<file path="flow/design.v">
`timescale 1ns/1ps
module pic_buffer_v2 #(
    parameter DSIZE = 8,
    parameter IMAGE_WIDTH = 256,
    parameter IMAGE_LENGTH= 256,
    parameter BUFFER_SIZE = IMAGE_WIDTH*2+3
) (
	input               clk, 
    input               rst_n,
    input               frame_start,
    input               shift,
	input  [DSIZE-1:0]  sr_in,
    output rng_flag,
    output              sr_pixel_valid,
    output [DSIZE-1:0]  sr_pixel_0, sr_pixel_1, sr_pixel_2,
    output [DSIZE-1:0]  sr_pixel_3, sr_pixel_4, sr_pixel_5,
    output [DSIZE-1:0]  sr_pixel_6, sr_pixel_7, sr_pixel_8 
);
localparam IMAGE_SIZE           = IMAGE_WIDTH*IMAGE_LENGTH;
localparam ISIZE                = $clog2(IMAGE_SIZE+1);
localparam STARTING_OFFSET      = IMAGE_WIDTH+1;
localparam BUFFER_TOP_OFFSET    = IMAGE_WIDTH+2-1;
localparam BUFFER_BOT_OFFSET    = IMAGE_SIZE-IMAGE_WIDTH-1;
localparam WSIZE                = $clog2(IMAGE_WIDTH+1);
localparam CSIZE                = $clog2(STARTING_OFFSET);
localparam TOP_LIMIT = 2*IMAGE_WIDTH-1;
localparam BOT_LIMIT = IMAGE_SIZE-IMAGE_WIDTH-1;
reg [DSIZE-1:0] sr [BUFFER_SIZE-1:0];
reg 			sr_valid;
reg [ISIZE-1:0] image_counter;
reg [WSIZE-1:0] column_counter;
reg [CSIZE-1:0] offset_counter;
wire bottom_shift;
wire init_tag,t_tag,rm_tag,b_tag,r_tag,cm_tag,l_tag;
reg activate_rng;
assign rng_flag = activate_rng;
always @(posedge clk, negedge rst_n) begin
    if (!rst_n) begin
        activate_rng    <= 1'b0;
    end else begin
        if (offset_counter == IMAGE_WIDTH || offset_counter == IMAGE_WIDTH + 1) begin
            activate_rng <= 1'b1;
        end else if (!shift) begin
            activate_rng <= 1'b0;
        end
    end
end
always @(posedge clk, negedge rst_n) begin
    if (!rst_n) begin
        image_counter   <=  'd0;
        column_counter  <=  'd0;
        offset_counter <='d0;
        sr_valid        <= 1'b0;
    end else if (frame_start) begin
        image_counter       <=  'd0;
        offset_counter      <=  'd0;
        column_counter      <=  'd0;
        sr_valid            <= 1'b0;
    end else if ((shift) && (offset_counter <  STARTING_OFFSET)) begin
        sr_valid            <= 1'b0;
        image_counter       <=  'd0;
        column_counter      <=  'd0;
        if (offset_counter == STARTING_OFFSET-1) begin
            offset_counter  <= STARTING_OFFSET;
        end else begin
            offset_counter  <= offset_counter + 'd1;
        end
    end else if (((shift || bottom_shift) && init_tag) && (image_counter != IMAGE_SIZE)) begin
        sr_valid <= 1'b1;
        image_counter <= image_counter + 1;
        if ( column_counter == IMAGE_WIDTH) begin
            column_counter <= 'd1;
        end else begin
            column_counter <= column_counter+ 1;
        end
    end else if ((image_counter == IMAGE_SIZE)) begin
        sr_valid <= 1'b0;
        image_counter <=  'd0;
    end
end
integer n;
always @ (posedge clk)begin
    for (n = BUFFER_SIZE-1; n>0; n = n-1) begin
        sr[n] <= sr[n-1];
    end
    if (shift == 1'b1) begin
        sr[0] <= sr_in;
    end else begin
        sr[0] <= 'd0;
    end
end
assign sr_pixel_valid = sr_valid;
assign bottom_shift = sr_valid && image_counter >= IMAGE_SIZE - IMAGE_WIDTH - 1 && image_counter  <= IMAGE_SIZE;
assign init_tag = offset_counter == STARTING_OFFSET;
assign l_tag    = sr_valid && column_counter == 'd1;
assign r_tag    = sr_valid && column_counter == IMAGE_WIDTH;
assign t_tag    = sr_valid && image_counter  <= 0+IMAGE_WIDTH;
assign b_tag    = sr_valid && image_counter  >= IMAGE_SIZE - IMAGE_WIDTH + 1 && image_counter  <= IMAGE_SIZE;
assign cm_tag   = sr_valid && !(r_tag || l_tag);
assign rm_tag   = sr_valid && !(t_tag || b_tag);
assign sr_pixel_0 = 
(t_tag)?(   
        (r_tag)?    (sr[IMAGE_WIDTH * 1 + 2]):
        (cm_tag)?   (sr[IMAGE_WIDTH * 1 + 2]):
                    (sr[IMAGE_WIDTH * 1 + 1]) 
):(
(rm_tag)?(
        (r_tag)?    (sr[IMAGE_WIDTH * 2 + 2]):
        (cm_tag)?   (sr[IMAGE_WIDTH * 2 + 2]):
                    (sr[IMAGE_WIDTH * 2 + 1]) 
):(
(b_tag)?(
        (r_tag)?    (sr[IMAGE_WIDTH * 2 + 2]):
        (cm_tag)?   (sr[IMAGE_WIDTH * 2 + 2]):
                    (sr[IMAGE_WIDTH * 2 + 1]) 
):('d0)
));
assign sr_pixel_1 = 
(t_tag)?(   
        (r_tag)?    (sr[IMAGE_WIDTH * 1 + 1]):
        (cm_tag)?   (sr[IMAGE_WIDTH * 1 + 1]):
                    (sr[IMAGE_WIDTH * 1 + 1]) 
):(
(rm_tag)?(
        (r_tag)?    (sr[IMAGE_WIDTH * 2 + 1]):
        (cm_tag)?   (sr[IMAGE_WIDTH * 2 + 1]):
                    (sr[IMAGE_WIDTH * 2 + 1]) 
):(
(b_tag)?(
        (r_tag)?    (sr[IMAGE_WIDTH * 2 + 1]):
        (cm_tag)?   (sr[IMAGE_WIDTH * 2 + 1]):
                    (sr[IMAGE_WIDTH * 2 + 1]) 
):('d0)
));
assign sr_pixel_2 = 
(t_tag)?(   
        (r_tag)?    (sr[IMAGE_WIDTH * 1 + 1]):
        (cm_tag)?   (sr[IMAGE_WIDTH * 1 + 0]):
                    (sr[IMAGE_WIDTH * 1 + 0]) 
):(
(rm_tag)?(
        (r_tag)?    (sr[IMAGE_WIDTH * 2 + 1]):
        (cm_tag)?   (sr[IMAGE_WIDTH * 2 + 0]):
                    (sr[IMAGE_WIDTH * 2 + 0]) 
):(
(b_tag)?(
        (r_tag)?    (sr[IMAGE_WIDTH * 2 + 1]):
        (cm_tag)?   (sr[IMAGE_WIDTH * 2 + 0]):
                    (sr[IMAGE_WIDTH * 2 + 0]) 
):('d0)
));
assign sr_pixel_3 = 
(t_tag)?(   
        (r_tag)?    (sr[IMAGE_WIDTH * 1 + 2]):
        (cm_tag)?   (sr[IMAGE_WIDTH * 1 + 2]):
                    (sr[IMAGE_WIDTH * 1 + 1]) 
):(
(rm_tag)?(
        (r_tag)?    (sr[IMAGE_WIDTH * 1 + 2]):
        (cm_tag)?   (sr[IMAGE_WIDTH * 1 + 2]):
                    (sr[IMAGE_WIDTH * 1 + 1]) 
):(
(b_tag)?(
        (r_tag)?    (sr[IMAGE_WIDTH * 1 + 2]):
        (cm_tag)?   (sr[IMAGE_WIDTH * 1 + 2]):
                    (sr[IMAGE_WIDTH * 1 + 1]) 
):('d0)
));
assign sr_pixel_4 = sr[IMAGE_WIDTH * 1 + 1]; 
assign sr_pixel_5 = 
(t_tag)?(   
        (r_tag)?    (sr[IMAGE_WIDTH * 1 + 1]):
        (cm_tag)?   (sr[IMAGE_WIDTH * 1 + 0]):
                    (sr[IMAGE_WIDTH * 1 + 0]) 
):(
(rm_tag)?(
        (r_tag)?    (sr[IMAGE_WIDTH * 1 + 1]):
        (cm_tag)?   (sr[IMAGE_WIDTH * 1 + 0]):
                    (sr[IMAGE_WIDTH * 1 + 0]) 
):(
(b_tag)?(
        (r_tag)?    (sr[IMAGE_WIDTH * 1 + 1]):
        (cm_tag)?   (sr[IMAGE_WIDTH * 1 + 0]):
                    (sr[IMAGE_WIDTH * 1 + 0]) 
):('d0)
));
assign sr_pixel_6 = 
(t_tag)?(   
        (r_tag)?    (sr[IMAGE_WIDTH * 0 + 2]):
        (cm_tag)?   (sr[IMAGE_WIDTH * 0 + 2]):
                    (sr[IMAGE_WIDTH * 0 + 1]) 
):(
(rm_tag)?(
        (r_tag)?    (sr[IMAGE_WIDTH * 0 + 2]):
        (cm_tag)?   (sr[IMAGE_WIDTH * 0 + 2]):
                    (sr[IMAGE_WIDTH * 0 + 1]) 
):(
(b_tag)?(
        (r_tag)?    (sr[IMAGE_WIDTH * 1 + 2]):
        (cm_tag)?   (sr[IMAGE_WIDTH * 1 + 2]):
                    (sr[IMAGE_WIDTH * 1 + 1]) 
):('d0)
));
assign sr_pixel_7 = 
(t_tag)?(   
        (r_tag)?    (sr[IMAGE_WIDTH * 0 + 1]):
        (cm_tag)?   (sr[IMAGE_WIDTH * 0 + 1]):
                    (sr[IMAGE_WIDTH * 0 + 1]) 
):(
(rm_tag)?(
        (r_tag)?    (sr[IMAGE_WIDTH * 0 + 1]):
        (cm_tag)?   (sr[IMAGE_WIDTH * 0 + 1]):
                    (sr[IMAGE_WIDTH * 0 + 1]) 
):(
(b_tag)?(
        (r_tag)?    (sr[IMAGE_WIDTH * 1 + 1]):
        (cm_tag)?   (sr[IMAGE_WIDTH * 1 + 1]):
                    (sr[IMAGE_WIDTH * 1 + 1]) 
):('d0)
));
assign sr_pixel_8 = 
(t_tag)?(   
        (r_tag)?    (sr[IMAGE_WIDTH * 0 + 1]):
        (cm_tag)?   (sr[IMAGE_WIDTH * 0 + 0]):
                    (sr[IMAGE_WIDTH * 0 + 0]) 
):(
(rm_tag)?(
        (r_tag)?    (sr[IMAGE_WIDTH * 0 + 1]):
        (cm_tag)?   (sr[IMAGE_WIDTH * 0 + 0]):
                    (sr[IMAGE_WIDTH * 0 + 0]) 
):(
(b_tag)?(
        (r_tag)?    (sr[IMAGE_WIDTH * 1 + 1]):
        (cm_tag)?   (sr[IMAGE_WIDTH * 1 + 0]):
                    (sr[IMAGE_WIDTH * 1 + 0]) 
):('d0)
 ));
endmodule
</file>
<file path="flow/run.sh">
#!/bin/bash
# the make line also repeats each setting of config.mk as NAME=value (left out here)
make -C /OpenROAD-flow-scripts/flow DESIGN_CONFIG=/design/flow/config.mk WORK_HOME=/design/flow/orfs CLKGATE_MAP_FILE= finish
</file>
<file path="flow/constraint.sdc">
create_clock -name core_clock -period 4.6 [get_ports {clk}]
set_input_delay 0.9200 -clock core_clock [delete_from_list [all_inputs] [get_ports {clk}]]
set_output_delay 0.9200 -clock core_clock [all_outputs]
set_load 0.01 [all_outputs]
</file>
<file path="flow/config.mk">
export PLATFORM = sky130hd
export DESIGN_NAME = pic_buffer_v2
export DESIGN_NICKNAME = pic_buffer_v2
export VERILOG_FILES = /design/flow/design.v
export SDC_FILE = /design/flow/constraint.sdc
export NUM_CORES = 4
export LEC_CHECK = 0
export CAP_MARGIN = 20
export CELL_PAD_IN_SITES_GLOBAL_PLACEMENT = 3
export CORE_ASPECT_RATIO = 1.63
export CORE_MARGIN = 2
export CORE_UTILIZATION = 50
export GPL_ROUTABILITY_DRIVEN = 0
export GPL_TIMING_DRIVEN = 0
export HOLD_SLACK_MARGIN = 0.22
export MAX_ROUTING_LAYER = met5
export PLACE_DENSITY_LB_ADDON = 0.03
export SLEW_MARGIN = 20
export SYNTH_MEMORY_MAX_BITS = 16384
export TNS_END_PERCENT = 100
</file>
==> impl_metrics.tcl, run 1 <==
# metrics dict for downstream scripts
set metrics [dict create \
    pg_seq_mw 36.2 \
    cp.depth 7 \
    topCellsByArea "dfxtp_1 96%, dfrtp_1 1.1%, mux2i_1 0.38%, mux2_2 0.31%, nand2_1 0.26%" \
    grt_usage 0.111 \
    yosysCellCount 4599 \
    rsz0062_at_grt "yes" \
    hold_path_class "reg -> reg" \
    maxPowerGroup "sequential cells" \
    period_used_share 0.970 \
    grt_pass1_wl_mm 162 \
    path_buffers 1 \
    tritoncts "done" \
    hold_depth 0 \
    critical_path.cell_chain "or4_1 -> nor3_4 -> nand3_1 -> mux2_2 -> nand2_1 -> mux2i_1 -> clkdlybuf4s50_1" \
    path_clk_slew_ns 0.07 \
    fp-utilization 0.503 \
    synth_xor_xnor_area_share 0.00163 \
    avgSynthCellArea_sq_um 18.7 \
    netlist_logic_family_top "simple AND/OR/NAND/NOR gates" \
    wire_per_inst_microns 12.5 \
    final_antenna_net_count 0 \
    net-switching-power_mw 12.0 \
    critPathTopFamily "simple AND/OR/NAND/NOR gates" \
    combPwrFrac 0.001 \
    clkLatencyLatePin_ns 0.83 \
    maxCapViolations 0 \
    pg_comb_mw 0.0572 \
    htree_levels 5 \
    syn2layout_area_growth_pct 17.2 \
    syn_area_sq_um 86200 \
    port_buffers 84 \
    power_frac_seq 0.565 \
    relSlewSlack 0.467 \
    mux_share 0.00697 \
    peakVddDrop_mv 0.543 \
    dp.cells 6938 \
    rr_worst_depth 7 \
    hold_violations 0 \
    synth_nets 4620 \
    dieArea_sq_um 176000 \
    dp_hpwl_mm 43.5 \
    ioPinCount 86 \
    timing.hold.ws_ns 0.303 \
    clkSinkCount 4157 \
    dr.pass1.iters 4 \
    slowest_stage "or4_1" \
    p_int_mw 52.1 \
    p_clk_mw 27.8 \
    fin_skew_ns 0.0325 \
    coreArea_sq_um 171000 \
    holdCritStartpoint "sr[350][4]" \
    worst_hold_path.endpoint "sr[351][4]" \
    reg2reg_from "offset_counter[3]" \
    cp-start-kind "register" \
    worst-setup-path-type "reg -> out" \
    crit_start "column_counter[4]" \
    simple_gate_area_frac 0.0139 \
    cpPeakStageDelay_ns 0.59 \
    async_reset_ff_frac 0.00890 \
    finalCoreUtilization 0.590 \
    antenna_found_initial 1 \
    yosysChipArea_sq_um 86200 \
    drt_iter0_drc 1071 \
    tool_warnings 33 \
    die_x_microns 329 \
    cts_buffers 333 \
    enable_flop_cells 0 \
    rows 194 \
    sw_frac_of_total 0.187 \
    root_buffer "clkbuf_16" \
    cp.arrival_ns 3.54 \
    grt_max_degree 25 \
    nNetsFinal 5041 \
    fin_crit_ns 4.46 \
    endpoint "sr_pixel_8[7]" \
    yosysTopAreaCell "dfxtp_1" \
    p_clk_frac 0.434 \
    ctsLongestPathBuffers 4 \
    status "finished clean" \
    final_cells 7525 \
    remaining_drc_errors 0 \
    syn_inst 4599 \
    ys_ff 4157 \
    p_per_area_nw_per_um2 634 \
    synth-main-ff-cell "dfxtp_1" \
    fmax_mhz 224 \
    dieHeight_microns 534 \
    adder_share 0.00131 \
    top_cell_area_share 0.957 \
    grt_pass1_vias 31700 \
    worst_slew_pin_slew_ns 0.796 \
    synth_warnings 2 \
    crit_path_end_kind "output pin" \
    synth_seq_share 0.967 \
    vias 30100 \
    synthMostInstantiatedCell "dfxtp_1" \
    cp_max_fo 10 \
    yosys.area_share.aoi 0.00623 \
    setup_viol 0 \
    reg2reg_slack_ns 2.07 \
    reg2reg_to "image_counter[15]" \
    grt_overflow 0 \
    ys_types 50 \
    power_leakage_nw 40.7 \
    required_ns 3.68 \
    top_cells_by_count "4120 x dfxtp_1, 59 x nand2_1, 56 x nor2_1" \
    via_per_inst 4.00 \
    slew_violations 0 \
    wirelength_mm 94.1 \
]
## through the flow
stage / cell area, sq um / power (mW) / TNS [ns] / setup slack (ns)
after detailed placement: 89900 / 37.1 / 0 / 0.442
after floorplan: 86200 / 37.0 / 0 / 1.57
after CTS: 101000 / 65.1 / 0 / 0.000105
after global placement: 89900 / 37.1 / 0 / 0.470
final: 101000 / 64.1 / 0 / 0.136
after global routing: 101000 / 66.6 / -0.143 / -0.0623
## routing by layer
layer	routed length (microns)	global-route usage	vias to the layer above	share of wire
li1	-	-	15200	-
met1	48700	0.160	14100	0.52
met2	36300	0.150	513	0.39
met3	5320	0.0338	293	0.057
met4	3740	0.0549	0	0.040
met5	0	0	-	0
## final cells by class
class	count	area, sq um
Antenna cell	1	2.50
Buffer	28	183
Clock buffer	486	9800
Clock inverter	99	1160
Fill cell	13000	70300
Inverter	21	80.1
Multi-Input combinational cell	392	2700
Sequential cell	4157	83400
Tap cell	2254	2820
Timing Repair Buffer	87	907
## repair_timing
item | 4_1_cts | 5_1_grt
pin swaps | 0 | 0
gates resized | 44 | 27
hold buffers | 1 | 0
setup endpoints to repair | 60 | 35
endpoints found under the hold margin | 13 | 0
gates cloned | 0 | 0
setup buffers | 1 | 0
==> inputs of run 2 (changes only) <==
CELL_PAD_IN_SITES_GLOBAL_PLACEMENT = default   (was 3)
CORE_ASPECT_RATIO = default   (was 1.63)
CORE_UTILIZATION = 29   (was 50)
GPL_ROUTABILITY_DRIVEN = default   (was 0)
GPL_TIMING_DRIVEN = default   (was 0)
HOLD_SLACK_MARGIN = default   (was 0.22)
MAX_ROUTING_LAYER = default   (was met5)
PLACE_DENSITY = 0.6   (was default)
PLACE_DENSITY_LB_ADDON = default   (was 0.03)
TNS_END_PERCENT = default   (was 100)
clock period = 6.11 ns   (was 4.6 ns; I/O delays follow)
==> impl_metrics.tcl, run 2 <==
# metrics dict for downstream scripts
set metrics [dict create \
    net-switching-power_mw 9.58 \
    required_ns 4.89 \
    clkSinkCount 4157 \
    reg2reg_from "column_counter[4]" \
    syn_inst 4599 \
    die_x_microns 549 \
    slew_violations 0 \
    yosysChipArea_sq_um 86200 \
    holdCritStartpoint "sr[261][5]" \
    power_leakage_nw 41.1 \
    combPwrFrac 0.001 \
    drt_iter0_drc 1571 \
    vias 31400 \
    endpoint "sr_pixel_8[0]" \
    cpPeakStageDelay_ns 0.82 \
    final_cells 9287 \
    path_clk_slew_ns 0.06 \
    dp.cells 8605 \
    ctsResizeCount 0 \
    top_cells_by_count "4120 x dfxtp_1, 59 x nand2_1, 56 x nor2_1" \
    p_per_area_nw_per_um2 484 \
    cp-start-kind "register" \
    synth-main-ff-cell "dfxtp_1" \
    syn_area_sq_um 86200 \
    enable_flop_cells 0 \
    synth_seq_share 0.967 \
    relSlewSlack 0.286 \
    rsz0062_at_grt "no" \
    synth_warnings 2 \
    worst_slew_pin_slew_ns 1.07 \
    postCtsSetupBuffers 0 \
    cp.depth 8 \
    port_buffers 85 \
    rows 200 \
    setup_viol 0 \
    setup_tns_ns 0 \
    cp_max_fo 8 \
    ys_ff 4157 \
    via_per_inst 3.38 \
    cp.arrival_ns 4.59 \
    yosys.area_share.aoi 0.00623 \
    p_clk_frac 0.460 \
    dieHeight_microns 549 \
    fmax_mhz 172 \
    synth_xor_xnor_area_share 0.00163 \
    reg2reg_to "column_counter[5]" \
    crit_path_end_kind "output pin" \
    path_buffers 2 \
    fp-utilization 0.291 \
    grt_pass1_wl_mm 174 \
    hold_violations 0 \
    tritoncts "done" \
    power_frac_seq 0.539 \
    syn2layout_area_growth_pct 21.5 \
    remaining_drc_errors 0 \
    critPathTopFamily "simple AND/OR/NAND/NOR gates" \
    worst-setup-path-type "reg -> out" \
    grt_overflow 0 \
    cts_buffers 375 \
    holdBufCountCts 0 \
    globalplace.congestion 0.878 \
    dp_hpwl_mm 53.8 \
    regArea_sq_um 83400 \
    finalCoreUtilization 0.353 \
    mi_logic_area_sq_um 2610 \
    nNetsFinal 5064 \
    maxCapViolations 0 \
    reg2reg_slack_ns 3.22 \
    simple_gate_area_frac 0.0139 \
    pg_seq_mw 27.3 \
    synthMostInstantiatedCell "dfxtp_1" \
    synth_nets 4620 \
    adder_share 0.00131 \
    netlist_logic_family_top "simple AND/OR/NAND/NOR gates" \
    hold_path_class "reg -> reg" \
    period_used_share 0.950 \
    dr.pass1.iters 5 \
    final_antenna_net_count 0 \
    avgSynthCellArea_sq_um 18.7 \
    pg_comb_mw 0.0431 \
    hold_depth 0 \
    grt_pass1_vias 32700 \
    place_area_sq_um 91900 \
    fin_skew_ns 0.0896 \
    yosysCellCount 4599 \
    crit_start "column_counter[4]" \
    grt_max_degree 38 \
    peakVddDrop_mv 0.282 \
    final_area_sq_um 105000 \
    root_buffer "clkbuf_16" \
    ctsLongestPathBuffers 4 \
    antenna_found_initial 12 \
    yosysTopAreaCell "dfxtp_1" \
    rr_worst_depth 6 \
    ys_types 50 \
    top_cell_area_share 0.957 \
    grt_usage 0.0708 \
    tool_warnings 33 \
    wire_per_inst_microns 11.4 \
    worst_hold_path.endpoint "sr[262][5]" \
    nFillCells 27500 \
    p_int_mw 41.1 \
    dieArea_sq_um 302000 \
    wirelength_mm 105 \
    topCellsByArea "dfxtp_1 96%, dfrtp_1 1.1%, mux2i_1 0.38%, mux2_2 0.31%, nand2_1 0.26%" \
    ioPinCount 86 \
    status "finished clean" \
    clkLatencyLatePin_ns 0.89 \
    mux_share 0.00697 \
    sw_frac_of_total 0.189 \
    maxPowerGroup "sequential cells" \
    cp_common_cell "mux2i_1" \
    async_reset_ff_frac 0.00890 \
    htree_levels 5 \
    coreArea_sq_um 296000 \
    p_clk_mw 23.3 \
    critical_path.cell_chain "or4_1 -> nor3_2 -> and3_1 -> nand2_2 -> buf_4 -> mux2i_1 -> mux2i_1 -> clkdlybuf4s50_1" \
    fin_crit_ns 5.81 \
    slowest_stage "and3_1" \
]
run 2: metal layers:
layer  GRT usage  up-vias  wire length [microns]
met3      0.0214      453                   6700
met2      0.0998      856                  42100
met5           0        -                     12
li1            -    15400                      -
met1      0.0918    14700                  49600
met4      0.0511        2                   7040
run 2: cell type report:
class                      instances  share of cell area
antenna                            4           0.0000956
clock buffer                     549               0.106
clock inverter                   129              0.0156
inverter                          21            0.000753
multi-input combinational        392              0.0249
sequential                      4157               0.797
tap                             3939              0.0471
timing repair buffer              96             0.00879
run 2: stage by stage:
step | hold WS (ns) | total power [mW] | worst slack (ns)
5_1_grt | 0.250 | 52.5 | 0.126
3_5_place_dp | 0.312 | 27.9 | 1.27
6_report | 0.260 | 50.6 | 0.303
3_3_place_gp | 0.310 | 27.9 | 1.33
2_1_floorplan | 0.310 | 27.9 | 2.78
4_1_cts | 0.239 | 51.4 | 0.246
==> inputs of run 3 (changes only) <==
CORE_UTILIZATION = 66   (was 29)
CTS_CLUSTER_SIZE = 47   (was default)
clock period = 3.89 ns   (was 6.11 ns; I/O delays follow)
==> impl_metrics.tcl, run 3 <==
# metrics dict for downstream scripts
set metrics [dict create \
    status "finished with violations" \
    so_faults "negative setup slack" \
    final_antenna_net_count 0 \
    synth_xor_xnor_area_share 0.00163 \
    pg_seq_mw 42.8 \
    yosysCellCount 4599 \
    mux_share 0.00697 \
    avgSynthCellArea_sq_um 18.7 \
    endpoint "sr_pixel_8[6]" \
    relSlewSlack 0.392 \
    dp_hpwl_mm 41.3 \
    setup_viol 25 \
    slowest_stage "or4_4" \
    ioPinCount 86 \
    fin_crit_ns 3.98 \
    dieHeight_microns 365 \
    synthMostInstantiatedCell "dfxtp_1" \
    async_reset_ff_frac 0.00890 \
    syn2layout_area_growth_pct 17.6 \
    cp_max_fo 8 \
    required_ns 3.11 \
    syn_area_sq_um 86200 \
    tritoncts "done" \
    top_cells_by_count "4120 x dfxtp_1, 59 x nand2_1, 56 x nor2_1" \
    cpPeakStageDelay_ns 0.55 \
    htree_levels 5 \
    ctsLongestPathBuffers 4 \
    drt_iter0_drc 1540 \
    hold_violations 0 \
    top_cell_area_share 0.957 \
    reg2reg_from "image_counter[1]" \
    cts_buffers 359 \
    die_x_microns 365 \
    ys_types 50 \
    nNetsFinal 5091 \
    grt_pass1_vias 31600 \
    ys_ff 4157 \
    peakVddDrop_mv 0.474 \
    cp.arrival_ns 3.20 \
    remaining_drc_errors 0 \
    netlist_logic_family_top "simple AND/OR/NAND/NOR gates" \
    hold_path_class "reg -> reg" \
    fmax_mhz 251 \
    topCellsByArea "dfxtp_1 96%, dfrtp_1 1.1%, mux2i_1 0.38%, mux2_2 0.31%, nand2_1 0.26%" \
    yosys.area_share.aoi 0.00623 \
    pg_comb_mw 0.0681 \
    root_buffer "clkbuf_16" \
    fp-utilization 0.665 \
    critPathTopFamily "simple AND/OR/NAND/NOR gates" \
    antenna_found_initial 0 \
    syn_inst 4599 \
    synth_nets 4620 \
    grt_pass1_wl_mm 163 \
    net-switching-power_mw 14.1 \
    simple_gate_area_frac 0.0139 \
    timing.hold.ws_ns 0.304 \
    clkSinkCount 4157 \
    p_clk_frac 0.442 \
    wirelength_mm 97.8 \
    wire_per_inst_microns 13.8 \
    dieArea_sq_um 134000 \
    diodes 0 \
    yosysTopAreaCell "dfxtp_1" \
    grt_overflow 0 \
    worst_slew_pin_slew_ns 0.911 \
    path_clk_slew_ns 0.06 \
    fin_skew_ns 0.0299 \
    clkLatencyLatePin_ns 0.89 \
    worst-setup-path-type "reg -> out" \
    power_mw 76.8 \
    critical_path.cell_chain "or4_4 -> nor3_4 -> and3_4 -> buf_12 -> buf_6 -> mux2_4 -> nand2_2 -> mux2i_1 -> buf_2" \
    rr_worst_depth 7 \
    dr.pass1.iters 6 \
    yosysChipArea_sq_um 86200 \
    port_buffers 85 \
    p_per_area_nw_per_um2 758 \
    crit_path_end_kind "output pin" \
    synth-main-ff-cell "dfxtp_1" \
    enable_flop_cells 0 \
    grt_max_degree 38 \
    worst_hold_path.endpoint "sr[32][6]" \
    maxCapViolations 0 \
    reg2reg_to "column_counter[5]" \
    rsz0062_at_grt "yes" \
    power_frac_seq 0.558 \
    power_leakage_nw 41.0 \
    synth_seq_share 0.967 \
    grt_usage 0.151 \
    slew_violations 0 \
    combPwrFrac 0.001 \
    sw_frac_of_total 0.183 \
    globalplace.congestion 0.726 \
    hold_depth 0 \
    layout_setup_ws_ns -0.0897 \
    maxPowerGroup "sequential cells" \
    cp-start-kind "register" \
    tool_warnings 37 \
    p_clk_mw 33.9 \
    via_per_inst 4.28 \
    vias 30200 \
    crit_start "column_counter[7]" \
    period_used_share 1.02 \
    reg2reg_slack_ns 1.18 \
    rows 132 \
    synth_warnings 2 \
    adder_share 0.00131 \
    coreArea_sq_um 130000 \
    holdCritStartpoint "sr[31][6]" \
    cp.depth 9 \
    p_int_mw 62.8 \
    path_buffers 3 \
]
## run 3: stage by stage
step | setup WS, ns | util | TNS, ns | instance area (sq um) | instances
2_1_floorplan | 1.00 | - | 0 | 86200 | 4599
3_3_place_gp | 0.248 | 0.688 | 0 | 89200 | 6408
3_5_place_dp | 0.242 | 0.688 | 0 | 89200 | 6409
4_1_cts | -0.212 | 0.780 | -5.72 | 101000 | 7053
5_1_grt | -0.252 | 0.782 | -7.89 | 101000 | 7064
6_report | -0.0897 | 0.782 | -1.10 | 101000 | 7064
## run 3: layout make-up
class                      count  area (sq um)
sequential                  4157         83400
fill                        7006         28300
clock buffer                 536         10700
multi-input combinational    392          3040
tap                         1742          2180
timing repair buffer         139          1160
clock inverter                77           825
inverter                      21          78.8
## run 3: layer usage
metal	up-vias	routed length [microns]	track usage
met4	0	3210	0.0725
met3	293	4060	0.0373
li1	15300	-	-
met5	-	0	0
met2	505	38600	0.204
met1	14100	51900	0.230
## run 3: timing repair
item                                    4_1_cts  5_1_grt
pin swaps                                    14       16
hold endpoints to repair                     37        0
endpoints found under the setup margin       64       63
hold buffers                                  1        0
gates resized                               291       87
setup buffers                                27       11
cloned                                        3        2
==> inputs of run 4 (changes only) <==
CORE_UTILIZATION = 50   (was 66)
CTS_CLUSTER_SIZE = default   (was 47)
clock period = 2.86 ns   (was 3.89 ns; I/O delays follow)
==> impl_metrics.tcl, run 4 <==
# metrics dict for downstream scripts
set metrics [dict create \
    p_clk_frac 0.452 \
    adder_share 0.00131 \
    clkLatencyLatePin_ns 0.92 \
    crit_path_end_kind "output pin" \
    status "finished with violations" \
    dp_hpwl_mm 45.5 \
    root_buffer "clkbuf_16" \
    slowest_stage "or4_4" \
    tritoncts "done" \
    nNetsFinal 5158 \
    pg_seq_mw 58.3 \
    via_per_inst 3.96 \
    place_area_sq_um 90400 \
    syn_inst 4599 \
    rr_worst_depth 8 \
    sw_frac_of_total 0.185 \
    cp_max_fo 7 \
    yosysCellCount 4599 \
    dp_slack_ns -0.471 \
    worst_slew_pin_slew_ns 0.739 \
    fin_skew_ns 0.0543 \
    mux_share 0.00697 \
    critPathTopFamily "buffers and inverters" \
    syn_area_sq_um 86200 \
    yosysTopAreaCell "dfxtp_1" \
    worst-setup-path-type "reg -> out" \
    maxCapViolations 0 \
    yosys.area_share.aoi 0.00623 \
    tool_warnings 35 \
    p_int_mw 86.9 \
    die_x_microns 419 \
    dr.pass1.iters 4 \
    dieArea_sq_um 176000 \
    htree_levels 5 \
    reg2reg_from "image_counter[0]" \
    cp.arrival_ns 3.17 \
    yosysChipArea_sq_um 86200 \
    p_per_area_nw_per_um2 1030 \
    wire_per_inst_microns 12.7 \
    fin_crit_ns 3.74 \
    synth_xor_xnor_area_share 0.00163 \
    netlist_logic_family_top "simple AND/OR/NAND/NOR gates" \
    async_reset_ff_frac 0.00890 \
    endpoint "sr_pixel_0[1]" \
    synth_warnings 2 \
    power_frac_seq 0.547 \
    pg_comb_mw 0.0985 \
    reg2reg_slack_ns 0.27 \
    rsz0062_at_grt "yes" \
    cts_buffers 377 \
    top_cells_by_count "4120 x dfxtp_1, 59 x nand2_1, 56 x nor2_1" \
    cp.depth 10 \
    grt_pass1_wl_mm 163 \
    port_buffers 85 \
    required_ns 2.29 \
    critical_path.cell_chain "or4_4 -> nor3_4 -> buf_6 -> a31oi_4 -> buf_12 -> mux2i_1 -> buf_4 -> o21ai_4 -> buf_8 -> buf_8" \
    simple_gate_area_frac 0.0139 \
    dp.cells 7025 \
    globalplace.congestion 0.763 \
    p_clk_mw 48.2 \
    clkSinkCount 4157 \
    ctsLongestPathBuffers 4 \
    crit_start "column_counter[4]" \
    holdBufCountCts 0 \
    synth_nets 4620 \
    setup_viol 64 \
    synth-main-ff-cell "dfxtp_1" \
    grt_overflow 0 \
    hold_violations 0 \
    fp-utilization 0.503 \
    cp_common_cell "buf_8" \
    slew_violations 0 \
    net-switching-power_mw 19.7 \
    drt_iter0_drc 1353 \
    so_faults "negative setup slack" \
    ioPinCount 86 \
    grt_pass1_vias 31200 \
    final_antenna_net_count 0 \
    grt_usage 0.115 \
    grt_max_degree 38 \
    dieHeight_microns 419 \
    vias 30600 \
    path_buffers 5 \
    hold_path_class "in -> async" \
    power_leakage_nw 41.8 \
    avgSynthCellArea_sq_um 18.7 \
    cpPeakStageDelay_ns 0.56 \
    remaining_drc_errors 0 \
    ys_ff 4157 \
    relSlewSlack 0.509 \
    rows 152 \
    syn2layout_area_growth_pct 20.0 \
    reg2reg_to "column_counter[5]" \
    coreArea_sq_um 172000 \
    enable_flop_cells 0 \
    combPwrFrac 0.001 \
    ys_types 50 \
    peakVddDrop_mv 0.572 \
    maxPowerGroup "sequential cells" \
    synth_seq_share 0.967 \
    layout_setup_ws_ns -0.877 \
    top_cell_area_share 0.957 \
    final_cells 7727 \
    path_clk_slew_ns 0.06 \
    topCellsByArea "dfxtp_1 96%, dfrtp_1 1.1%, mux2i_1 0.38%, mux2_2 0.31%, nand2_1 0.26%" \
    wirelength_mm 98.1 \
    antenna_found_initial 2 \
    fmax_mhz 268 \
    cp-start-kind "register" \
    final_area_sq_um 103000 \
    period_used_share 1.31 \
    synthMostInstantiatedCell "dfxtp_1" \
]
==> run 4: cell type report <==
class | instances | area (sq um)
diodes | 3 | 7.51
clock inverters | 126 | 1360
fillers | 12500 | 68100
flip-flops and latches | 4157 | 83400
multi-input cells | 392 | 3080
well taps | 2310 | 2890
clock buffers | 530 | 10800
repair buffers | 188 | 1770
inverters | 21 | 78.8
==> run 4: layer usage <==
layer	vias to the layer above	global-route usage	share of wire	wire [microns]
met3	326	0.0305	0.041	4050
met4	0	0.0710	0.051	5010
met1	14300	0.164	0.51	50000
li1	15500	-	-	-
met2	473	0.156	0.40	39000
met5	-	0	0	0
==> run 4: what timing repair did <==
action / in CTS / in global routing
setup endpoints to repair: 65 / 66
pin swaps: 22 / 12
gates resized: 384 / 51
setup buffers: 31 / 8
endpoints found under the hold margin: 0 / 0
cloned: 7 / 2
==> run 4: per-stage QoR <==
step                total power [mW]  utilization  TNS [ns]  hold WS, ns
floorplan                       59.6            -         0        0.276
global placement                59.7        0.527    -14.47        0.310
detailed placement              59.7        0.527    -18.71        0.312
CTS                              108        0.602    -52.69       0.0684
global route                     110        0.603    -56.37        0.107
finish                           107        0.603    -46.25        0.114
==> inputs of run 5 (changes only) <==
CORE_UTILIZATION = 70   (was 50)
CTS_CLUSTER_SIZE = 29   (was default)
PLACE_DENSITY = default   (was 0.6)
PLACE_DENSITY_LB_ADDON = 0.0   (was default)
SETUP_SLACK_MARGIN = 1.0   (was default)
clock period = 3.52 ns   (was 2.86 ns; I/O delays follow)
==> impl_metrics.tcl, run 5 <==
# metrics dict for downstream scripts
set metrics [dict create \
    enable_flop_cells 0 \
    cts_buffers 356 \
    htree_levels 5 \
    yosysTopAreaCell "dfxtp_1" \
    ctsLongestPathBuffers 4 \
    topCellsByArea "dfxtp_1 96%, dfrtp_1 1.1%, mux2i_1 0.38%, mux2_2 0.31%, nand2_1 0.26%" \
    simple_gate_area_frac 0.0139 \
    avgSynthCellArea_sq_um 18.7 \
    holdBufCountCts 0 \
    status "stopped before the end" \
    root_buffer "clkbuf_16" \
    clkSinkCount 4157 \
    synth_warnings 2 \
    synth_nets 4620 \
    synth_xor_xnor_area_share 0.00163 \
    top_cells_by_count "4120 x dfxtp_1, 59 x nand2_1, 56 x nor2_1" \
    rows 128 \
    netlist_logic_family_top "simple AND/OR/NAND/NOR gates" \
    syn_area_sq_um 86200 \
    syn_inst 4599 \
    ys_types 50 \
    ys_ff 4157 \
    top_cell_area_share 0.957 \
    die_x_microns 355 \
    async_reset_ff_frac 0.00890 \
    yosys.area_share.aoi 0.00623 \
    tool.error "[ERROR DPL-0033] detailed placement checks failed during check placement." \
    globalplace.congestion 0.740 \
    synth-main-ff-cell "dfxtp_1" \
    yosysChipArea_sq_um 86200 \
    dp_hpwl_mm 46.9 \
    coreArea_sq_um 122000 \
    dieHeight_microns 355 \
    port_buffers 85 \
    ioPinCount 86 \
    mux_share 0.00697 \
    haltStage "5_1_grt" \
    adder_share 0.00131 \
    synth_seq_share 0.967 \
    yosysCellCount 4599 \
    synthMostInstantiatedCell "dfxtp_1" \
    fp-utilization 0.706 \
    dieArea_sq_um 126000 \
]
## run 5: stage by stage
step / cell area [sq um] / hold slack, ns / setup slack, ns / std cells / util
after CTS: 102000 / 0.207 / -0.532 / 6989 / 0.838
after detailed placement: 89700 / 0.312 / -0.0456 / 6335 / 0.735
after global placement: 89700 / 0.310 / 0.0140 / 6335 / 0.735
after floorplan: 86500 / 0.310 / 0.781 / 4599 / -
## run 5: what timing repair did
action                     4_1_cts
setup endpoints to repair       79
gates cloned                     6
setup buffers                   34
hold endpoints to repair         0
gates resized                  430
pin swaps                       30
==> inputs of run 6 (changes only) <==
CORE_UTILIZATION = 50   (was 70)
CTS_CLUSTER_DIAMETER = 203   (was default)
CTS_CLUSTER_SIZE = default   (was 29)
HOLD_SLACK_MARGIN = -0.04   (was default)
MIN_ROUTING_LAYER = met2   (was default)
PLACE_DENSITY = 0.6   (was default)
PLACE_DENSITY_LB_ADDON = default   (was 0.0)
SETUP_SLACK_MARGIN = default   (was 1.0)
clock period = 4.6 ns   (was 3.52 ns; I/O delays follow)
==> impl_metrics.tcl, run 6 <==
# metrics dict for downstream scripts
set metrics [dict create \
    dieHeight_microns 419 \
    ioPinCount 86 \
    yosys.area_share.aoi 0.00623 \
    setup_viol 0 \
    fmax_mhz 227 \
    ys_types 50 \
    via_per_inst 5.27 \
    power_leakage_nw 41.4 \
    avgSynthCellArea_sq_um 18.7 \
    holdCritStartpoint "sr[100][2]" \
    async_reset_ff_frac 0.00890 \
    p_per_area_nw_per_um2 653 \
    adder_share 0.00131 \
    path_buffers 2 \
    dp_hpwl_mm 45.8 \
    pg_comb_mw 0.0606 \
    simple_gate_area_frac 0.0139 \
    yosysChipArea_sq_um 86200 \
    endpoint "sr_pixel_1[4]" \
    wire_per_inst_microns 12.7 \
    cpPeakStageDelay_ns 0.61 \
    combPwrFrac 0.001 \
    cp.arrival_ns 3.49 \
    cp-start-kind "register" \
    wirelength_mm 97.2 \
    cp.depth 6 \
    slew_violations 0 \
    fin_crit_ns 4.41 \
    htree_levels 5 \
    hold_depth 0 \
    path_clk_slew_ns 0.06 \
    synth_xor_xnor_area_share 0.00163 \
    status "finished clean" \
    globalplace.congestion 0.766 \
    relSlewSlack 0.419 \
    cp_max_fo 15 \
    dp.cells 6982 \
    fin_skew_ns 0.0656 \
    die_x_microns 419 \
    yosysTopAreaCell "dfxtp_1" \
    reg2reg_from "image_counter[0]" \
    p_clk_mw 30.8 \
    clkSinkCount 4157 \
    hold_violations 0 \
    critPathTopFamily "simple AND/OR/NAND/NOR gates" \
    rsz0062_at_grt "yes" \
    worst_hold_path.endpoint "sr[101][2]" \
    grt_overflow 0 \
    setup_tns_ns 0 \
    tool_warnings 34 \
    fp-utilization 0.503 \
    peakVddDrop_mv 0.310 \
    top_cells_by_count "4120 x dfxtp_1, 59 x nand2_1, 56 x nor2_1" \
    syn2layout_area_growth_pct 19.2 \
    synth_warnings 2 \
    tritoncts "done" \
    crit_start "image_counter[11]" \
    grt_max_degree 38 \
    power_mw 67.1 \
    maxCapViolations 0 \
    synth-main-ff-cell "dfxtp_1" \
    grt_pass1_vias 47900 \
    synth_seq_share 0.967 \
    coreArea_sq_um 172000 \
    crit_path_end_kind "output pin" \
    antenna_found_initial 0 \
    grt_pass1_wl_mm 161 \
    finalCoreUtilization 0.599 \
    syn_inst 4599 \
    root_buffer "clkbuf_16" \
    p_clk_frac 0.459 \
    nNetsFinal 5073 \
    enable_flop_cells 0 \
    vias 40300 \
    clkLatencyLatePin_ns 0.92 \
    top_cell_area_share 0.957 \
    power_frac_seq 0.540 \
    final_cells 7647 \
    maxPowerGroup "sequential cells" \
    slowest_stage "or4b_4" \
    p_int_mw 54.9 \
    cts_buffers 376 \
    holdBufCountCts 0 \
    grt_usage 0.169 \
    ctsLongestPathBuffers 4 \
    remaining_drc_errors 0 \
    critical_path.cell_chain "nor2_1 -> nand4b_1 -> or4b_4 -> buf_4 -> o21ai_0 -> clkdlybuf4s50_1" \
    nFillCells 12600 \
    synth_nets 4620 \
    topCellsByArea "dfxtp_1 96%, dfrtp_1 1.1%, mux2i_1 0.38%, mux2_2 0.31%, nand2_1 0.26%" \
    worst-setup-path-type "reg -> out" \
    ys_ff 4157 \
    sw_frac_of_total 0.182 \
    port_buffers 85 \
    netlist_logic_family_top "simple AND/OR/NAND/NOR gates" \
    yosysCellCount 4599 \
    required_ns 3.68 \
    pg_seq_mw 36.2 \
    rows 152 \
    drt_iter0_drc 1909 \
    mux_share 0.00697 \
    final_antenna_net_count 0 \
    synthMostInstantiatedCell "dfxtp_1" \
    dr.pass1.iters 5 \
    hold_path_class "reg -> reg" \
    reg2reg_to "column_counter[5]" \
    syn_area_sq_um 86200 \
    reg2reg_slack_ns 1.65 \
    rr_worst_depth 7 \
    net-switching-power_mw 12.2 \
    dieArea_sq_um 176000 \
    worst_slew_pin_slew_ns 0.868 \
    period_used_share 0.959 \
]
## run 6: layout make-up
type                       instances  area (sq um)  area share
inverter                          21          78.8    0.000767
sequential                      4157         83400       0.812
timing repair buffer             104          1040      0.0101
clock inverter                   136          1890      0.0183
antenna                            3          7.51   0.0000730
multi-input combinational        392          2720      0.0265
tap                             2310          2890      0.0281
clock buffer                     524         10700       0.105
## run 6: per-layer routing
metal | up-vias | wire length [microns] | global-route usage
li1 | 15300 | - | -
met1 | 15400 | 0 | -
met2 | 9132 | 51700 | 0.181
met3 | 446 | 40100 | 0.244
met4 | 0 | 5330 | 0.0552
met5 | - | 0 | 0.000834
## run 6: what timing repair did
action,in CTS,in global routing
pin swaps,2,2
gates resized,39,23
setup endpoints to repair,53,44
buffers inserted,2,0
## run 6: stage by stage
step | cell area [sq um] | setup slack, ns | hold slack (ns)
after CTS | 103000 | 0.00503 | 0.263
after floorplan | 86200 | 1.57 | 0.310
after global placement | 90000 | 0.626 | 0.310
after global routing | 103000 | -0.0355 | 0.273
final | 103000 | 0.188 | 0.269
after detailed placement | 90000 | 0.598 | 0.312
==> inputs of run 7 (changes only) <==
ABC_AREA = 0   (was default)
CAP_MARGIN = 30   (was 20)
CELL_PAD_IN_SITES_DETAIL_PLACEMENT = 1   (was default)
CORE_MARGIN = 9   (was 2)
CORE_UTILIZATION = 45   (was 50)
CTS_CLUSTER_DIAMETER = default   (was 203)
CTS_CLUSTER_SIZE = 42   (was default)
GPL_ROUTABILITY_DRIVEN = 0   (was default)
GPL_TIMING_DRIVEN = 0   (was default)
HOLD_SLACK_MARGIN = 0.24   (was -0.04)
MIN_ROUTING_LAYER = met1   (was met2)
PLACE_DENSITY = default   (was 0.6)
PLACE_DENSITY_LB_ADDON = 0.1   (was default)
SETUP_SLACK_MARGIN = -0.59   (was default)
SLEW_MARGIN = 0   (was 20)
clock period = 6.53 ns   (was 4.6 ns; I/O delays follow)
==> impl_metrics.tcl, run 7 <==
# metrics dict for downstream scripts
set metrics [dict create \
    worst_slew_pin_slew_ns 0.867 \
    fp-utilization 0.453 \
    wirelength_mm 110 \
    required_ns 5.22 \
    enable_flop_cells 0 \
    period_used_share 0.936 \
    combPwrFrac 0.001 \
    p_clk_frac 0.465 \
    antenna_found_initial 3 \
    top_cell_area_share 0.957 \
    dp.cells 7214 \
    fin_skew_ns 0.0573 \
    clkLatencyLatePin_ns 0.92 \
    maxPowerGroup "sequential cells" \
    p_int_mw 38.9 \
    synth_xor_xnor_area_share 0.00163 \
    slew_violations 0 \
    htree_levels 5 \
    yosysCellCount 4599 \
    grt_max_degree 37 \
    reg2reg_slack_ns 3.96 \
    power_leakage_nw 41.4 \
    worst-setup-path-type "reg -> out" \
    dp_hpwl_mm 56.4 \
    endpoint "sr_pixel_2[5]" \
    syn2layout_area_growth_pct 20.0 \
    timing.hold.ws_ns 0.284 \
    dp_slack_ns 1.15 \
    grt_pass1_vias 33300 \
    die_x_microns 456 \
    cp_max_fo 9 \
    via_per_inst 3.96 \
    dr.pass1.iters 4 \
    clkSinkCount 4157 \
    drt_iter0_drc 1255 \
    yosys.area_share.aoi 0.00623 \
    ys_types 50 \
    path_clk_slew_ns 0.06 \
    setup_viol 0 \
    net-switching-power_mw 8.89 \
    hold_path_class "reg -> reg" \
    final_cells 7908 \
    crit_start "column_counter[4]" \
    crit_path_end_kind "output pin" \
    grt_overflow 0 \
    final_antenna_net_count 0 \
    port_buffers 84 \
    cp.depth 9 \
    power_frac_seq 0.535 \
    critPathTopFamily "simple AND/OR/NAND/NOR gates" \
    holdCritStartpoint "sr[360][0]" \
    worst_hold_path.endpoint "sr[361][0]" \
    maxCapViolations 0 \
    rr_worst_depth 7 \
    yosysChipArea_sq_um 86200 \
    syn_inst 4599 \
    fin_crit_ns 6.11 \
    synth-main-ff-cell "dfxtp_1" \
    wire_per_inst_microns 13.9 \
    async_reset_ff_frac 0.00890 \
    remaining_drc_errors 0 \
    cpPeakStageDelay_ns 0.80 \
    relSlewSlack 0.405 \
    synth_warnings 2 \
    pg_comb_mw 0.0431 \
    p_per_area_nw_per_um2 462 \
    tool_warnings 33 \
    sw_frac_of_total 0.186 \
    cp-start-kind "register" \
    slowest_stage "mux2i_1" \
    ys_ff 4157 \
    peakVddDrop_mv 0.264 \
    setup_tns_ns 0 \
    layout_setup_ws_ns 0.417 \
    p_clk_mw 22.2 \
    grt_pass1_wl_mm 178 \
    nNetsFinal 5118 \
    rows 160 \
    dieHeight_microns 456 \
    ctsLongestPathBuffers 4 \
    cp_common_cell "buf_4" \
    cts_buffers 391 \
    status "finished clean" \
    netlist_logic_family_top "simple AND/OR/NAND/NOR gates" \
    avgSynthCellArea_sq_um 18.7 \
    top_cells_by_count "4120 x dfxtp_1, 59 x nand2_1, 56 x nor2_1" \
    reg2reg_from "image_counter[0]" \
    pg_seq_mw 25.5 \
    grt_usage 0.106 \
    topCellsByArea "dfxtp_1 96%, dfrtp_1 1.1%, mux2i_1 0.38%, mux2_2 0.31%, nand2_1 0.26%" \
    vias 31300 \
    reg2reg_to "column_counter[2]" \
    coreArea_sq_um 190000 \
    finalCoreUtilization 0.543 \
    cp.arrival_ns 4.81 \
    simple_gate_area_frac 0.0139 \
    syn_area_sq_um 86200 \
    dieArea_sq_um 208000 \
    mux_share 0.00697 \
    yosysTopAreaCell "dfxtp_1" \
    path_buffers 3 \
    hold_depth 0 \
    synthMostInstantiatedCell "dfxtp_1" \
    tritoncts "done" \
    ioPinCount 86 \
    ctsResizeCount 0 \
    adder_share 0.00131 \
    fmax_mhz 164 \
    hold_violations 0 \
    critical_path.cell_chain "or4_1 -> nor3_2 -> and3_1 -> buf_4 -> nand2_2 -> mux2i_1 -> o21ai_0 -> buf_4 -> clkdlybuf4s50_1" \
    synth_seq_share 0.967 \
    synth_nets 4620 \
    root_buffer "clkbuf_16" \
    rsz0062_at_grt "no" \
]
==> run 7: area by class of cell <==
class	instances	area [sq um]
diodes	2	5.00
plain buffers	29	140
clock buffers	564	11500
clock inverters	127	1480
fillers	16800	87000
inverters	21	78.8
multi-input cells	392	2600
flip-flops and latches	4157	83400
well taps	2511	3140
repair buffers	105	1080
==> run 7: timing repair <==
action / CTS / global route
endpoints found under the hold margin: 1 / 0
hold buffers: 1 / 0
buffers inserted: 0 / 0
==> run 7: through the flow <==
| step | power [mW] | instance area, sq um |
|---|---|---|
| final | 47.8 | 103000 |
| after CTS | 48.5 | 103000 |
| after floorplan | 26.1 | 86200 |
| after global placement | 26.1 | 90200 |
| after global routing | 49.6 | 103000 |
| after detailed placement | 26.1 | 90400 |
==> run 7: per-layer routing <==
| metal | global-route usage | vias up | wire (microns) |
|---|---|---|---|
| met5 | 0 | - | 0 |
| met4 | 0.0769 | 0 | 7890 |
| met3 | 0.0276 | 400 | 4560 |
| met2 | 0.158 | 509 | 47100 |
| met1 | 0.132 | 15000 | 50500 |
| li1 | - | 15400 | - |
==> inputs of run 8 (changes only) <==
ABC_AREA = default   (was 0)
CAP_MARGIN = 20   (was 30)
CELL_PAD_IN_SITES_DETAIL_PLACEMENT = default   (was 1)
CORE_MARGIN = 2   (was 9)
CORE_UTILIZATION = 70   (was 45)
CTS_CLUSTER_DIAMETER = 211   (was default)
CTS_CLUSTER_SIZE = default   (was 42)
GPL_ROUTABILITY_DRIVEN = default   (was 0)
GPL_TIMING_DRIVEN = default   (was 0)
HOLD_SLACK_MARGIN = default   (was 0.24)
MIN_ROUTING_LAYER = default   (was met1)
PLACE_DENSITY = 0.6   (was default)
PLACE_DENSITY_LB_ADDON = default   (was 0.1)
SETUP_SLACK_MARGIN = default   (was -0.59)
SLEW_MARGIN = 20   (was 0)
clock period = 3.62 ns   (was 6.53 ns; I/O delays follow)
==> impl_metrics.tcl, run 8 <==
# metrics dict for downstream scripts
set metrics [dict create \
    status "stopped before the end" \
    haltStage "4_1_cts" \
    tool.error "[ERROR DPL-0033] detailed placement checks failed during check placement." \
    enable_flop_cells 0 \
    adder_share 0.00131 \
    ys_ff 4157 \
    avgSynthCellArea_sq_um 18.7 \
    synth_nets 4620 \
    top_cells_by_count "4120 x dfxtp_1, 59 x nand2_1, 56 x nor2_1" \
    synth_xor_xnor_area_share 0.00163 \
    globalplace.congestion 0.716 \
    yosys.area_share.aoi 0.00623 \
    synthMostInstantiatedCell "dfxtp_1" \
    mux_share 0.00697 \
    coreArea_sq_um 122000 \
    synth-main-ff-cell "dfxtp_1" \
    synth_warnings 2 \
    topCellsByArea "dfxtp_1 96%, dfrtp_1 1.1%, mux2i_1 0.38%, mux2_2 0.31%, nand2_1 0.26%" \
    yosysCellCount 4599 \
    yosysChipArea_sq_um 86200 \
    async_reset_ff_frac 0.00890 \
    syn_area_sq_um 86200 \
    synth_seq_share 0.967 \
    fp-utilization 0.706 \
    syn_inst 4599 \
    rows 128 \
    dieArea_sq_um 126000 \
    ys_types 50 \
    simple_gate_area_frac 0.0139 \
    die_x_microns 355 \
    port_buffers 85 \
    top_cell_area_share 0.957 \
    yosysTopAreaCell "dfxtp_1" \
    ioPinCount 86 \
    dieHeight_microns 355 \
    netlist_logic_family_top "simple AND/OR/NAND/NOR gates" \
    dp_hpwl_mm 44.3 \
]
-- run 8: metrics by stage --
stage | hold slack, ns | power [mW] | worst slack [ns] | std cells | instance area [sq um]
detailed placement | 0.312 | 47.1 | -0.111 | 6306 | 89200
floorplan | 0.310 | 47.1 | 0.787 | 4599 | 86200
global placement | 0.310 | 47.1 | -0.0697 | 6306 | 89200
==> inputs of run 9 (changes only) <==
CTS_CLUSTER_DIAMETER = default   (was 211)
CTS_CLUSTER_SIZE = 32   (was default)
SETUP_SLACK_MARGIN = -0.17   (was default)
clock period = 2.48 ns   (was 3.62 ns; I/O delays follow)
==> impl_metrics.tcl, run 9 <==
# metrics dict for downstream scripts
set metrics [dict create \
    synth_xor_xnor_area_share 0.00163 \
    simple_gate_area_frac 0.0139 \
    mux_share 0.00697 \
    ys_types 50 \
    globalplace.congestion 0.715 \
    yosys.area_share.aoi 0.00623 \
    netlist_logic_family_top "simple AND/OR/NAND/NOR gates" \
    top_cell_area_share 0.957 \
    top_cells_by_count "4120 x dfxtp_1, 59 x nand2_1, 56 x nor2_1" \
    enable_flop_cells 0 \
    fp-utilization 0.706 \
    dieArea_sq_um 126000 \
    synth_warnings 2 \
    die_x_microns 355 \
    ioPinCount 86 \
    synth_nets 4620 \
    dieHeight_microns 355 \
    synthMostInstantiatedCell "dfxtp_1" \
    adder_share 0.00131 \
    ys_ff 4157 \
    syn_inst 4599 \
    dp.cells 6375 \
    tool.error "[ERROR DPL-0033] detailed placement checks failed during check placement." \
    topCellsByArea "dfxtp_1 96%, dfrtp_1 1.1%, mux2i_1 0.38%, mux2_2 0.31%, nand2_1 0.26%" \
    haltStage "4_1_cts" \
    yosysCellCount 4599 \
    yosysChipArea_sq_um 86200 \
    status "stopped before the end" \
    coreArea_sq_um 122000 \
    dp_hpwl_mm 47.2 \
    syn_area_sq_um 86200 \
    async_reset_ff_frac 0.00890 \
    port_buffers 85 \
    synth_seq_share 0.967 \
    rows 128 \
    yosysTopAreaCell "dfxtp_1" \
    synth-main-ff-cell "dfxtp_1" \
    place_area_sq_um 89800 \
    avgSynthCellArea_sq_um 18.7 \
]
[run 9: metrics by stage]
step                      TNS (ns)  utilization  setup WS, ns
after detailed placement    -38.47        0.736        -0.832
after global placement      -36.42        0.736        -0.788
after floorplan              -1.24            -        -0.125
==> inputs of run 10 (changes only) <==
ABC_AREA = 1   (was default)
CORE_UTILIZATION = 72   (was 70)
CTS_CLUSTER_DIAMETER = 199   (was default)
CTS_CLUSTER_SIZE = default   (was 32)
SETUP_SLACK_MARGIN = default   (was -0.17)
clock period = 3.25 ns   (was 2.48 ns; I/O delays follow)
==> impl_metrics.tcl, run 10 <==
# metrics dict for downstream scripts
set metrics [dict create \
    dieArea_sq_um 123000 \
    fp-utilization 0.723 \
    globalplace.congestion 0.760 \
    synth_xor_xnor_area_share 0.00122 \
    yosysCellCount 4798 \
    synthMostInstantiatedCell "dfxtp_1" \
    yosysTopAreaCell "dfxtp_1" \
    synth_seq_share 0.965 \
    port_buffers 85 \
    dp_hpwl_mm 50.8 \
    dieHeight_microns 350 \
    haltStage "4_1_cts" \
    ys_ff 4157 \
    top_cell_area_share 0.954 \
    coreArea_sq_um 119000 \
    yosysChipArea_sq_um 86400 \
    async_reset_ff_frac 0.00890 \
    syn_inst 4798 \
    synth_nets 4819 \
    avgSynthCellArea_sq_um 18.0 \
    syn_area_sq_um 86400 \
    adder_share 0.00130 \
    die_x_microns 350 \
    mux_share 0 \
    simple_gate_area_frac 0.0222 \
    place_area_sq_um 89400 \
    enable_flop_cells 0 \
    ys_types 34 \
    synth-main-ff-cell "dfxtp_1" \
    ioPinCount 86 \
    yosys.area_share.aoi 0.00508 \
    netlist_logic_family_top "simple AND/OR/NAND/NOR gates" \
    synth_warnings 2 \
    tool.error "[ERROR DPL-0033] detailed placement checks failed during check placement." \
    status "stopped before the end" \
    rows 127 \
    top_cells_by_count "4120 x dfxtp_1, 240 x nand2_1, 87 x nor2_1" \
    topCellsByArea "dfxtp_1 95%, dfrtp_1 1.1%, nand2_1 1.0%, nor2_1 0.38%, nand3_1 0.30%" \
]
-- run 10: metrics by stage --
step,std cells,TNS [ns],util,setup WS (ns)
after global placement,6497,0,0.748,0.0792
after floorplan,4798,0,-,0.907
after detailed placement,6497,-0.0597,0.748,-0.0328
==> inputs of run 11 (changes only) <==
ABC_AREA = default   (was 1)
CAP_MARGIN = 40   (was 20)
CORE_UTILIZATION = 70   (was 72)
CTS_CLUSTER_DIAMETER = 228   (was 199)
CTS_CLUSTER_SIZE = 14   (was default)
SETUP_SLACK_MARGIN = -0.19   (was default)
clock period = 2.52 ns   (was 3.25 ns; I/O delays follow)
==> impl_metrics.tcl, run 11 <==
# metrics dict for downstream scripts
set metrics [dict create \
    async_reset_ff_frac 0.00890 \
    coreArea_sq_um 122000 \
    yosys.area_share.aoi 0.00623 \
    top_cell_area_share 0.957 \
    topCellsByArea "dfxtp_1 96%, dfrtp_1 1.1%, mux2i_1 0.38%, mux2_2 0.31%, nand2_1 0.26%" \
    ys_ff 4157 \
    netlist_logic_family_top "simple AND/OR/NAND/NOR gates" \
    mux_share 0.00697 \
    port_buffers 85 \
    ioPinCount 86 \
    tool.error "[ERROR DPL-0033] detailed placement checks failed during check placement." \
    ys_types 50 \
    top_cells_by_count "4120 x dfxtp_1, 59 x nand2_1, 56 x nor2_1" \
    synth_nets 4620 \
    synth_warnings 2 \
    yosysTopAreaCell "dfxtp_1" \
    fp-utilization 0.706 \
    yosysCellCount 4599 \
    dp_hpwl_mm 46.1 \
    yosysChipArea_sq_um 86200 \
    syn_area_sq_um 86200 \
    haltStage "4_1_cts" \
    synthMostInstantiatedCell "dfxtp_1" \
    synth_xor_xnor_area_share 0.00163 \
    synth_seq_share 0.967 \
    simple_gate_area_frac 0.0139 \
    dieHeight_microns 355 \
    syn_inst 4599 \
    synth-main-ff-cell "dfxtp_1" \
    dp.cells 6372 \
    avgSynthCellArea_sq_um 18.7 \
    adder_share 0.00131 \
    globalplace.congestion 0.709 \
    rows 128 \
    enable_flop_cells 0 \
    die_x_microns 355 \
    status "stopped before the end" \
    dieArea_sq_um 126000 \
]
run 11: metrics by stage:
step / worst slack (ns) / TNS [ns] / instance area (sq um)
after floorplan: -0.0931 / -0.686 / 86200
after global placement: -0.751 / -33.99 / 89800
after detailed placement: -0.832 / -36.43 / 89800
==> inputs of run 12 (changes only) <==
CAP_MARGIN = 20   (was 40)
CTS_CLUSTER_DIAMETER = default   (was 228)
CTS_CLUSTER_SIZE = 74   (was 14)
PLACE_DENSITY = default   (was 0.6)
PLACE_DENSITY_LB_ADDON = 0.0   (was default)
SETUP_SLACK_MARGIN = 0.92   (was -0.19)
clock period = 3.26 ns   (was 2.52 ns; I/O delays follow)
==> impl_metrics.tcl, run 12 <==
# metrics dict for downstream scripts
set metrics [dict create \
    status "stopped before the end" \
    haltStage "4_1_cts" \
    tool.error "[ERROR DPL-0033] detailed placement checks failed during check placement." \
    dp.cells 6345 \
    synth_warnings 2 \
    async_reset_ff_frac 0.00890 \
    mux_share 0.00697 \
    simple_gate_area_frac 0.0139 \
    place_area_sq_um 89900 \
    ys_ff 4157 \
    avgSynthCellArea_sq_um 18.7 \
    dp_slack_ns -0.154 \
    top_cell_area_share 0.957 \
    top_cells_by_count "4120 x dfxtp_1, 59 x nand2_1, 56 x nor2_1" \
    yosysChipArea_sq_um 86200 \
    topCellsByArea "dfxtp_1 96%, dfrtp_1 1.1%, mux2i_1 0.38%, mux2_2 0.31%, nand2_1 0.26%" \
    synth_seq_share 0.967 \
    dieHeight_microns 355 \
    syn_area_sq_um 86200 \
    ioPinCount 86 \
    coreArea_sq_um 122000 \
    fp-utilization 0.706 \
    dieArea_sq_um 126000 \
    globalplace.congestion 0.724 \
    synth_nets 4620 \
    synth-main-ff-cell "dfxtp_1" \
    yosys.area_share.aoi 0.00623 \
    adder_share 0.00131 \
    rows 128 \
    yosysTopAreaCell "dfxtp_1" \
    netlist_logic_family_top "simple AND/OR/NAND/NOR gates" \
    yosysCellCount 4599 \
    ys_types 50 \
    dp_hpwl_mm 47.8 \
    die_x_microns 355 \
    port_buffers 85 \
    syn_inst 4599 \
    synth_xor_xnor_area_share 0.00163 \
    synthMostInstantiatedCell "dfxtp_1" \
    enable_flop_cells 0 \
]
[run 12: through the flow]
stage	util	hold WS (ns)	total power [mW]
floorplan	-	0.310	52.3
detailed placement	0.736	0.312	52.3
global placement	0.736	0.310	52.3
==> inputs of run 13 (changes only) <==
CELL_PAD_IN_SITES_GLOBAL_PLACEMENT = 3   (was default)
CORE_UTILIZATION = 50   (was 70)
CTS_CLUSTER_SIZE = default   (was 74)
GPL_ROUTABILITY_DRIVEN = 0   (was default)
GPL_TIMING_DRIVEN = 0   (was default)
HOLD_SLACK_MARGIN = 0.22   (was default)
MAX_ROUTING_LAYER = met5   (was default)
PLACE_DENSITY_LB_ADDON = 0.22   (was 0.0)
SETUP_SLACK_MARGIN = default   (was 0.92)
TNS_END_PERCENT = 45   (was default)
clock period = 4.6 ns   (was 3.26 ns; I/O delays follow)
==> impl_metrics.tcl, run 13 <==
# metrics dict for downstream scripts
set metrics [dict create \
    synth_xor_xnor_area_share 0.00163 \
    netlist_logic_family_top "simple AND/OR/NAND/NOR gates" \
    fmax_mhz 225 \
    critical_path.cell_chain "or4_4 -> nor3_4 -> and3_4 -> buf_12 -> nand2_8 -> buf_12 -> mux2i_4 -> buf_4 -> mux2i_4 -> buf_2" \
    path_buffers 4 \
    slew_violations 0 \
    syn_inst 4599 \
    power_frac_seq 0.542 \
    cp-start-kind "register" \
    via_per_inst 3.96 \
    vias 30400 \
    grt_overflow 0 \
    ys_ff 4157 \
    reg2reg_slack_ns 1.98 \
    place_area_sq_um 90000 \
    fin_crit_ns 4.44 \
    grt_pass1_wl_mm 161 \
    root_buffer "clkbuf_16" \
    synth_seq_share 0.967 \
    adder_share 0.00131 \
    antenna_found_initial 2 \
    crit_start "column_counter[4]" \
    peakVddDrop_mv 0.474 \
    combPwrFrac 0.001 \
    rsz0062_at_grt "no" \
    path_clk_slew_ns 0.06 \
    final_cells 7681 \
    syn_area_sq_um 86200 \
    cts_buffers 378 \
    synth_nets 4620 \
    p_per_area_nw_per_um2 648 \
    synthMostInstantiatedCell "dfxtp_1" \
    grt_max_degree 28 \
    power_leakage_nw 41.5 \
    remaining_drc_errors 0 \
    p_clk_mw 30.5 \
    hold_depth 0 \
    nNetsFinal 5103 \
    required_ns 3.68 \
    worst_slew_pin_slew_ns 0.961 \
    yosysTopAreaCell "dfxtp_1" \
    coreArea_sq_um 172000 \
    pg_comb_mw 0.0614 \
    dieArea_sq_um 176000 \
    critPathTopFamily "simple AND/OR/NAND/NOR gates" \
    p_clk_frac 0.457 \
    synth-main-ff-cell "dfxtp_1" \
    rr_worst_depth 7 \
    period_used_share 0.966 \
    simple_gate_area_frac 0.0139 \
    dieHeight_microns 419 \
    maxPowerGroup "sequential cells" \
    maxCapViolations 0 \
    relSlewSlack 0.359 \
    async_reset_ff_frac 0.00890 \
    cp.depth 10 \
    ys_types 50 \
    drt_iter0_drc 1255 \
    clkSinkCount 4157 \
    p_int_mw 54.6 \
    die_x_microns 419 \
    net-switching-power_mw 12.3 \
    setup_viol 0 \
    reg2reg_from "offset_counter[2]" \
    reg2reg_to "image_counter[12]" \
    clkLatencyLatePin_ns 0.91 \
    worst_hold_path.endpoint "sr[350][6]" \
    tritoncts "done" \
    slowest_stage "or4_4" \
    pg_seq_mw 36.2 \
    cpPeakStageDelay_ns 0.55 \
    status "finished clean" \
    cp.arrival_ns 3.52 \
    crit_path_end_kind "output pin" \
    timing.hold.ws_ns 0.283 \
    hold_violations 0 \
    fin_skew_ns 0.0445 \
    port_buffers 84 \
    htree_levels 5 \
    wirelength_mm 98.3 \
    enable_flop_cells 0 \
    mux_share 0.00697 \
    finalCoreUtilization 0.601 \
    yosys.area_share.aoi 0.00623 \
    rows 152 \
    hold_path_class "reg -> reg" \
    ioPinCount 86 \
    synth_warnings 2 \
    power_mw 66.8 \
    yosysCellCount 4599 \
    dr.pass1.iters 5 \
    tool_warnings 33 \
    cp_max_fo 7 \
    yosysChipArea_sq_um 86200 \
    final_antenna_net_count 0 \
    top_cell_area_share 0.957 \
    dp.cells 6994 \
    worst-setup-path-type "reg -> out" \
    avgSynthCellArea_sq_um 18.7 \
    endpoint "sr_pixel_8[4]" \
    final_area_sq_um 103000 \
    ctsLongestPathBuffers 4 \
    grt_usage 0.115 \
    top_cells_by_count "4120 x dfxtp_1, 59 x nand2_1, 56 x nor2_1" \
    sw_frac_of_total 0.184 \
    fp-utilization 0.503 \
    grt_pass1_vias 30600 \
    holdCritStartpoint "sr[349][6]" \
    wire_per_inst_microns 12.8 \
    dp_hpwl_mm 48.9 \
    topCellsByArea "dfxtp_1 96%, dfrtp_1 1.1%, mux2i_1 0.38%, mux2_2 0.31%, nand2_1 0.26%" \
    syn2layout_area_growth_pct 19.6 \
]
## run 13: layer usage
metal | up-vias | share of wire | GRT usage
met1 | 14200 | 0.52 | 0.166
met5 | - | 0 | 0
li1 | 15400 | - | -
met3 | 315 | 0.043 | 0.0315
met2 | 465 | 0.40 | 0.155
met4 | 0 | 0.043 | 0.0636
## run 13: metrics by stage
stage          setup WS [ns]  setup TNS [ns]
2_1_floorplan           1.57               0
3_3_place_gp          -0.167          -0.231
3_5_place_dp          -0.177          -0.249
4_1_cts              -0.0517          -0.187
5_1_grt              0.00180               0
6_report               0.157               0
## run 13: repair_timing
action                                  CTS  global route
hold buffers                              1             0
pin swaps                                 7             3
buffers inserted                         15             2
endpoints found under the hold margin    37             0
cloned                                    0             1
gates resized                           146            13
endpoints found under the setup margin   60            25
## run 13: layout make-up
class                   count  area (sq um)
plain buffers              28           255
well taps                2310          2890
flip-flops and latches   4157         83400
clock buffers             561         11300
diodes                      2          5.00
inverters                  21          78.8
multi-input cells         392          2960
clock inverters           106          1230
fillers                 12700         68400
repair buffers            104          1010
Power figures rest on the tool's default switching activity, not on a simulated workload.
